==> v16: inputs <==
==> flow/design.v (excerpt) <==
module systolic_array #(
  parameter integer ARRAY_N               = 4,
  parameter integer ARRAY_M               = 2,
  parameter integer PMAX                  = 8,
  parameter integer PMIN                  = 2,
  parameter integer ACT_WIDTH             = ARRAY_N * PMAX * (PMAX/PMIN),
  parameter integer WGT_WIDTH             = ARRAY_M * ARRAY_N * PMAX * (PMAX/PMIN),
  parameter integer ACCUMULATOR_WIDTH     = 4 * PMAX,
  parameter integer OUT_WIDTH             = ARRAY_M * ACCUMULATOR_WIDTH,
  parameter integer MODE_WIDTH            = $clog2(PMAX/PMIN) * 2
) (
  input  wire                               clk,
  input  wire                               reset,
  input  wire                               out_valid,
  input  wire                               acc_clear,
  input  wire        [ ACT_WIDTH  -1 : 0 ]  activation_in,
  input  wire        [ WGT_WIDTH  -1 : 0 ]  weight_in,
  input  wire        [ MODE_WIDTH -1 : 0 ]  mode,
  output wire        [ OUT_WIDTH  -1 : 0 ]  activation_out,
  output wire                               activation_valid
);
clock: 10.6 ns
lec_check: 0
cap_margin: 20
core_margin: 2
core_utilization: 66
cts_cluster_size: 51
setup_slack_margin: 1.05
slew_margin: 20
run.sh (not shown) runs the stock make flow with config.mk's settings and CLKGATE_MAP_FILE=.
==> inputs of v35, as changes to v16 <==
CORE_UTILIZATION = 40   (was 66)
CTS_CLUSTER_SIZE = default   (was 51)
SETUP_SLACK_MARGIN = default   (was 1.05)
==> flow/constraint.sdc (replaced) <==
create_clock -name core_clock -period 11.0 [get_ports {clk}]
set_input_delay 2.2000 -clock core_clock [delete_from_list [all_inputs] [get_ports {clk}]]
set_output_delay 2.2000 -clock core_clock [all_outputs]
set_load 0.01 [all_outputs]
==> results <==
metric                                                                 v35                       v16
Post-Place Worst Slack                                           -950.2 ps                  -1108 ps
Estimated wirelength of the detail-placed design                245,600 um                252,600 um
TritonCTS buffer count                                                  53                        49
Floorplan core area                                            0.2046 mm^2               0.1236 mm^2
Routability congestion estimate from global placement                1.004                     1.029
Die outline width                                                 457.4 um                  357.0 um
Number of resized instances in the post-cts repair step                  4                       506
Area after DPL                                                0.09906 mm^2               0.1003 mm^2
Vertical die size                                                 457.4 um                  357.0 um
Area fraction in xor and xnor cells                                0.09254                   0.09254
Status                                                      finished clean            did not finish
Failing step                                                             -  global routing (5_1_grt)
Cell Count Post-Placement                                           13,878                    13,046
Die Footprint                                                  0.2092 mm^2               0.1274 mm^2
Core utilization at floorplan                                       0.4020                    0.6651
Cell row count                                                         166                       129
Count of buffers added by post-CTS timing repair for setup               0                        81

========
==> inputs of run B <==
systolic_array again, from the RTL that the note above started with.
clock: 8.61 ns
lec_check: 0
cap_margin: 20
core_margin: 2
core_utilization: 72
cts_cluster_diameter: 234
setup_slack_margin: 2.49
slew_margin: 20
==> run Y (differences from run B) <==
CORE_UTILIZATION = 40   (was 72)
CTS_CLUSTER_DIAMETER = default   (was 234)
GPL_ROUTABILITY_DRIVEN = 0   (was default)
HOLD_SLACK_MARGIN = 0.26   (was default)
SETUP_SLACK_MARGIN = default   (was 2.49)
TNS_END_PERCENT = 70   (was default)
==> flow/constraint.sdc (replaced) <==
create_clock -name core_clock -period 11.0 [get_ports {clk}]
set_input_delay 2.2000 -clock core_clock [delete_from_list [all_inputs] [get_ports {clk}]]
set_output_delay 2.2000 -clock core_clock [all_outputs]
set_load 0.01 [all_outputs]
==> run E (differences from run B) <==
CORE_ASPECT_RATIO = 1.18   (was default)
CORE_UTILIZATION = 40   (was 72)
CTS_CLUSTER_DIAMETER = default   (was 234)
CTS_CLUSTER_SIZE = 79   (was default)
GPL_ROUTABILITY_DRIVEN = 0   (was default)
MAX_ROUTING_LAYER = met4   (was default)
PLACE_DENSITY_LB_ADDON = 0.1   (was default)
SETUP_SLACK_MARGIN = 2.53   (was 2.49)
SLEW_MARGIN = 25   (was 20)
TNS_END_PERCENT = 35   (was default)
==> flow/constraint.sdc (replaced) <==
create_clock -name core_clock -period 19.1 [get_ports {clk}]
set_input_delay 3.8200 -clock core_clock [delete_from_list [all_inputs] [get_ports {clk}]]
set_output_delay 3.8200 -clock core_clock [all_outputs]
set_load 0.01 [all_outputs]
==> results <==
Status: run B aborted with a tool error; run Y no timing/DRC/antenna violations; run E no timing/DRC/antenna violations
Stage where the flow stopped: run B clock tree synthesis (4_1_cts); run Y -; run E -
Combinational share of cell area: run B -; run Y 66.1%; run E 71.9%
Wire length of the first global-routing pass: run B -; run Y 421000 um; run E 406000 um
Number of cells on the critical path: run B -; run Y 42; run E 42
Wire length per cell after detailed routing: run B -; run Y 19.8 um; run E 21.1 um
# hold bufs at CTS: run B -; run Y 0; run E 0
Post-route cell area: run B -; run Y 0.100 sq mm; run E 0.0917 sq mm
Finished Core Util: run B -; run Y 49.0%; run E 44.9%
Number of max-capacitance violations reported: run B -; run Y 0; run E 0
Worst-case reg-to-reg path depth: run B -; run Y 36; run E 39
Flop-to-flop setup slack: run B -; run Y 1530 ps; run E 8520 ps
Layout clock buffer count: run B -; run Y 72; run E 63
Critical path buffer and inverter count: run B -; run Y 10; run E 7
Number of optimization iterations in the first detailed-route pass: run B -; run Y 6; run E 6
Sequential Area: run B -; run Y 0.00838 sq mm; run E 0.00838 sq mm
WL final: run B -; run Y 275000 um; run E 271000 um
CTS tree: run B -; run Y done; run E done
DR WL met2: run B -; run Y 121000 um; run E 122000 um
Logic area: run B -; run Y 0.0663 sq mm; run E 0.0660 sq mm
Non-clock buffering overhead: run B -; run Y 13.1%; run E 5.44%
Slowest CP cell: run B -; run Y sky130_fd_sc_hd__fa_1; run E sky130_fd_sc_hd__xnor2_1
Endpoint with the worst hold slack: run B -; run Y out_valid_delay2.out_reg; run E out_valid_delay2.out_reg
Inverter tally of the final layout excluding the clock network: run B -; run Y 1895; run E 1895

========
==> trial 78 <==
systolic_array again, from the RTL that the note above started with.
==> flow/design.v (excerpt) <==
module systolic_array #(
  parameter integer ARRAY_N               = 4,
  parameter integer ARRAY_M               = 2,
  parameter integer PMAX                  = 8,
  parameter integer PMIN                  = 2,
  parameter integer ACT_WIDTH             = ARRAY_N * PMAX * (PMAX/PMIN),
  parameter integer WGT_WIDTH             = ARRAY_M * ARRAY_N * PMAX * (PMAX/PMIN),
  parameter integer ACCUMULATOR_WIDTH     = 4 * PMAX,
  parameter integer OUT_WIDTH             = ARRAY_M * ACCUMULATOR_WIDTH,
  parameter integer MODE_WIDTH            = $clog2(PMAX/PMIN) * 2
) (
  input  wire                               clk,
  input  wire                               reset,
  input  wire                               out_valid,
  input  wire                               acc_clear,
  input  wire        [ ACT_WIDTH  -1 : 0 ]  activation_in,
  input  wire        [ WGT_WIDTH  -1 : 0 ]  weight_in,
  input  wire        [ MODE_WIDTH -1 : 0 ]  mode,
  output wire        [ OUT_WIDTH  -1 : 0 ]  activation_out,
  output wire                               activation_valid
);
make LEC_CHECK=0 CAP_MARGIN=15 CORE_MARGIN=2 CORE_UTILIZATION=23 GPL_ROUTABILITY_DRIVEN=0 HOLD_SLACK_MARGIN=0.26 PLACE_DENSITY_LB_ADDON=0.09 SLEW_MARGIN=20 TNS_END_PERCENT=70 finish   # period 11.0 ns
==> build 20: changes against trial 78 <==
ABC_AREA = 1   (was not set)
CAP_MARGIN = 20   (was 15)
CORE_UTILIZATION = 72   (was 23)
GPL_ROUTABILITY_DRIVEN = not set   (was 0)
HOLD_SLACK_MARGIN = not set   (was 0.26)
PLACE_DENSITY = 0.38   (was not set)
PLACE_DENSITY_LB_ADDON = not set   (was 0.09)
SETUP_SLACK_MARGIN = 0.89   (was not set)
TNS_END_PERCENT = 5   (was 70)
==> flow/constraint.sdc (replaced) <==
create_clock -name core_clock -period 4.82 [get_ports {clk}]
set_input_delay 0.9640 -clock core_clock [delete_from_list [all_inputs] [get_ports {clk}]]
set_output_delay 0.9640 -clock core_clock [all_outputs]
set_load 0.01 [all_outputs]
==> notes <==
Against build 20, the synthesized area of trial 78 is lower by about 4%. Against trial 78, the die size of build 20 is smaller by about 70%. Against build 20, the synthesized cell count of trial 78 is smaller by 15%. Trial 78 completed without violations. Build 20 did not get past clock tree synthesis (4_1_cts) on DPL-0033.
==> figures <==
| quantity | build 20 | trial 78 |
|---|---|---|
| XORs/XNORs by Area | 6.902% | 9.254% |
| # Cells Yosys | 11400 | 9743 |
| Worst-case setup slack after placement | -5.966 ns | -1.085 ns |
| Summed instance area of the synthesized netlist | 85580 µm² | 82230 µm² |
| Gate count after technology mapping | 11400 | 9743 |
| Share of Yosys cell area claimed by the top area cell type | 27.02% | 28.12% |
| Floorplan Utilization | 72.58% | 23.10% |
| Die H | 348.8 µm | 601.9 µm |
| Summed standard-cell area reported by yosys | 85580 µm² | 82230 µm² |
| Area of placed instances | 110400 µm² | 105400 µm² |
| Detailed-placement wirelength estimate | 309300 µm | 300400 µm |
| Status | stopped before the end | no timing/DRC/antenna violations |
| Stage where the flow stopped | clock tree synthesis (4_1_cts) | - |
| Complex Gates by Area | 9.639% | 10.92% |
| Area fraction in mux cells | 0.1053% | 1.392% |
| Area of the chip | 121600 µm² | 362300 µm² |
| Post-synthesis adder-cell area fraction | 42.32% | 44.05% |
| Simple share | 18.45% | 14.44% |

========
==> inputs of 08-04 <==
systolic_array again, from the RTL that the note above started with.
Settings: LEC_CHECK=0, CAP_MARGIN=20, CORE_MARGIN=2, CORE_UTILIZATION=58, SLEW_MARGIN=20; clock period 8.61 ns.
==> 09-18: changes against 08-04 <==
ABC_AREA = 1   (was not set)
CORE_UTILIZATION = 72   (was 58)
PLACE_DENSITY = 0.38   (was not set)
TNS_END_PERCENT = 5   (was not set)
==> flow/constraint.sdc (replaced) <==
create_clock -name core_clock -period 3.99 [get_ports {clk}]
set_input_delay 0.7980 -clock core_clock [delete_from_list [all_inputs] [get_ports {clk}]]
set_output_delay 0.7980 -clock core_clock [all_outputs]
set_load 0.01 [all_outputs]
==> 01-16: changes against 08-04 <==
CELL_PAD_IN_SITES_GLOBAL_PLACEMENT = 3   (was not set)
CORE_ASPECT_RATIO = 1.78   (was not set)
CORE_MARGIN = 3   (was 2)
CORE_UTILIZATION = 50   (was 58)
CTS_CLUSTER_DIAMETER = 164   (was not set)
CTS_CLUSTER_SIZE = 100   (was not set)
GPL_TIMING_DRIVEN = 0   (was not set)
MAX_ROUTING_LAYER = met4   (was not set)
PLACE_DENSITY = 0.47   (was not set)
SLEW_MARGIN = 35   (was 20)
TNS_END_PERCENT = 30   (was not set)
==> flow/constraint.sdc (replaced) <==
create_clock -name core_clock -period 13.7 [get_ports {clk}]
set_input_delay 2.7400 -clock core_clock [delete_from_list [all_inputs] [get_ports {clk}]]
set_output_delay 2.7400 -clock core_clock [all_outputs]
set_load 0.01 [all_outputs]
==> notes <==
- Of 01-16 and 09-18, 09-18 has the higher synthesized cell count (gap about 15%, measured against 09-18).
- 01-16 aborted during global placement without I/O (3_1_place_gp_skip_io), error GPL-0301. 08-04 completed and failed the layout checks on negative setup slack. 09-18 ended with an error in clock tree synthesis (4_1_cts) with DPL-0033.
- The lowest die size belongs to 09-18, the highest to 01-16.
- Against 09-18, the synthesized area of 01-16 is lower by 3.9%.
==> figures <==
item                                                                          09-18                       08-04                                                01-16
Status                                                    aborted with a tool error  complete, but fails checks                            aborted with a tool error
Failing step                                         clock tree synthesis (4_1_cts)                           -  global placement without I/O (3_1_place_gp_skip_io)
Reasons for failing layout checks                                                 -        negative setup slack                                                    -
Post-Place Setup Slack                                                     -6590 ps                    -2370 ps                                                    -
Seq/Total Area, Yosys                                                         9.80%                       10.2%                                                10.2%
Total placed instance area                                              110000 um^2                 107000 um^2                                                    -
Area share of the largest cell type after synthesis                           27.0%                       28.1%                                                28.1%
Vert. Die Dim                                                                349 um                      381 um                                               547 um
Number of input and output port buffers inserted                                456                         456                                                    -
Half-perimeter wire length after placement                                300000 um                   244000 um                                                    -
Total standard cell area after synthesis                                 85600 um^2                  82200 um^2                                           82200 um^2
Area of the chip                                                        122000 um^2                 145000 um^2                                          170000 um^2
Effective utilization at floorplan                                            72.6%                       58.3%                                                50.3%

========
==> run G: inputs <==
Starting RTL as in the previous note.
// systolic_array
module systolic_array #(
  parameter integer ARRAY_N               = 4,
  parameter integer ARRAY_M               = 2,
  parameter integer PMAX                  = 8,
  parameter integer PMIN                  = 2,
  parameter integer ACT_WIDTH             = ARRAY_N * PMAX * (PMAX/PMIN),
  parameter integer WGT_WIDTH             = ARRAY_M * ARRAY_N * PMAX * (PMAX/PMIN),
  parameter integer ACCUMULATOR_WIDTH     = 4 * PMAX,
  parameter integer OUT_WIDTH             = ARRAY_M * ACCUMULATOR_WIDTH,
  parameter integer MODE_WIDTH            = $clog2(PMAX/PMIN) * 2
) (
  input  wire                               clk,
  input  wire                               reset,
  input  wire                               out_valid,
  input  wire                               acc_clear,
  input  wire        [ ACT_WIDTH  -1 : 0 ]  activation_in,
  input  wire        [ WGT_WIDTH  -1 : 0 ]  weight_in,
  input  wire        [ MODE_WIDTH -1 : 0 ]  mode,
  output wire        [ OUT_WIDTH  -1 : 0 ]  activation_out,
  output wire                               activation_valid
);
  localparam integer MULT_IN_WIDTH = PMAX * PMAX / PMIN;
  localparam integer MULT_OUT_WIDTH = 2 * PMAX;
  ...
clock: 19.1 ns
lec_check: 0
cap_margin: 20
cell_pad_in_sites_global_placement: 2
core_aspect_ratio: 1.18
core_margin: 10
core_utilization: 63
cts_cluster_size: 79
gpl_routability_driven: 0
max_routing_layer: met4
place_density_lb_addon: 0.1
setup_slack_margin: 2.53
slew_margin: 25
tns_end_percent: 35
==> inputs of run R, as changes to run G <==
- CELL_PAD_IN_SITES_GLOBAL_PLACEMENT: 2 -> default
- CORE_ASPECT_RATIO: 1.18 -> default
- CORE_MARGIN: 10 -> 2
- CORE_UTILIZATION: 63 -> 72
- CTS_CLUSTER_SIZE: 79 -> default
- GPL_ROUTABILITY_DRIVEN: 0 -> default
- MAX_ROUTING_LAYER: met4 -> default
- PLACE_DENSITY_LB_ADDON: 0.1 -> default
- SETUP_SLACK_MARGIN: 2.53 -> 2.49
- SLEW_MARGIN: 25 -> 20
- TNS_END_PERCENT: 35 -> default
==> flow/constraint.sdc (replaced) <==
create_clock -name core_clock -period 8.61 [get_ports {clk}]
set_input_delay 1.7220 -clock core_clock [delete_from_list [all_inputs] [get_ports {clk}]]
set_output_delay 1.7220 -clock core_clock [all_outputs]
set_load 0.01 [all_outputs]
==> inputs of run M, as changes to run G <==
- CELL_PAD_IN_SITES_GLOBAL_PLACEMENT: 2 -> default
- CORE_ASPECT_RATIO: 1.18 -> 0.64
- CORE_MARGIN: 10 -> 2
- CORE_UTILIZATION: 63 -> 60
- CTS_CLUSTER_SIZE: 79 -> 61
- GPL_ROUTABILITY_DRIVEN: 0 -> default
- PLACE_DENSITY_LB_ADDON: 0.1 -> 0.02
- SETUP_SLACK_MARGIN: 2.53 -> 0.42
- SLEW_MARGIN: 25 -> 35
- TNS_END_PERCENT: 35 -> 5
==> flow/constraint.sdc (replaced) <==
create_clock -name core_clock -period 6.04 [get_ports {clk}]
set_input_delay 1.2080 -clock core_clock [delete_from_list [all_inputs] [get_ports {clk}]]
set_output_delay 1.2080 -clock core_clock [all_outputs]
set_load 0.01 [all_outputs]
==> inputs of run A, as changes to run G <==
- CELL_PAD_IN_SITES_GLOBAL_PLACEMENT: 2 -> default
- CORE_ASPECT_RATIO: 1.18 -> default
- CORE_MARGIN: 10 -> 2
- CORE_UTILIZATION: 63 -> 27
- CTS_CLUSTER_SIZE: 79 -> default
- GPL_ROUTABILITY_DRIVEN: 0 -> default
- MAX_ROUTING_LAYER: met4 -> default
- PLACE_DENSITY_LB_ADDON: 0.1 -> default
- SETUP_SLACK_MARGIN: 2.53 -> default
- SLEW_MARGIN: 25 -> 20
- TNS_END_PERCENT: 35 -> default
==> flow/constraint.sdc (replaced) <==
create_clock -name core_clock -period 10.9 [get_ports {clk}]
set_input_delay 2.1800 -clock core_clock [delete_from_list [all_inputs] [get_ports {clk}]]
set_output_delay 2.1800 -clock core_clock [all_outputs]
set_load 0.01 [all_outputs]
==> flow_summary.yaml <==
# physical design summary
die:
  die-height_um: 342
  fp-row-count: 123
  core-area_sq_um: 113000
  fp_util: 0.728
  dieWidth_um: 342
  dieArea_sq_um: 117000
run_status:
  status: "did not finish"
  stop_stage: "clock tree synthesis (4_1_cts)"
  error: "[ERROR DPL-0038] Utilization greater than 100%, impossible to legalize"
[end of results for run R]
==> flow_summary.yaml <==
# synthesis and place-and-route metrics
timing:
  setup_viol: 122
  worst_slack_ns: -3.31
die:
  core-area_sq_um: 136000
  dieWidth_um: 467
run_status:
  check-failures: "setup timing"
  status: "failed layout checks"
[end of results for run M]
==> flow_summary.yaml <==
# physical design summary
die:
  dieWidth_um: 353
  core-area_sq_um: 129000
  die-height_um: 412
  dieArea_sq_um: 145000
run_status:
  stop_stage: "global placement without I/O (3_1_place_gp_skip_io)"
  status: "did not finish"
  error: "[ERROR FLW-0024] Place density exceeds 1.0 (current PLACE_DENSITY_LB_ADDON =  0.1). Please check if the value of  PLACE_DENSITY_LB_ADDON is between 0 and 0.99."
[end of results for run G]
==> flow_summary.yaml <==
# synthesis and place-and-route metrics
run_status:
  status: "complete, no violations"
die:
  fp-row-count: 202
  dieArea_sq_um: 309000
  core-area_sq_um: 303000
  dieWidth_um: 556
  die-height_um: 556
  fp_util: 0.271
[end of results for run A]
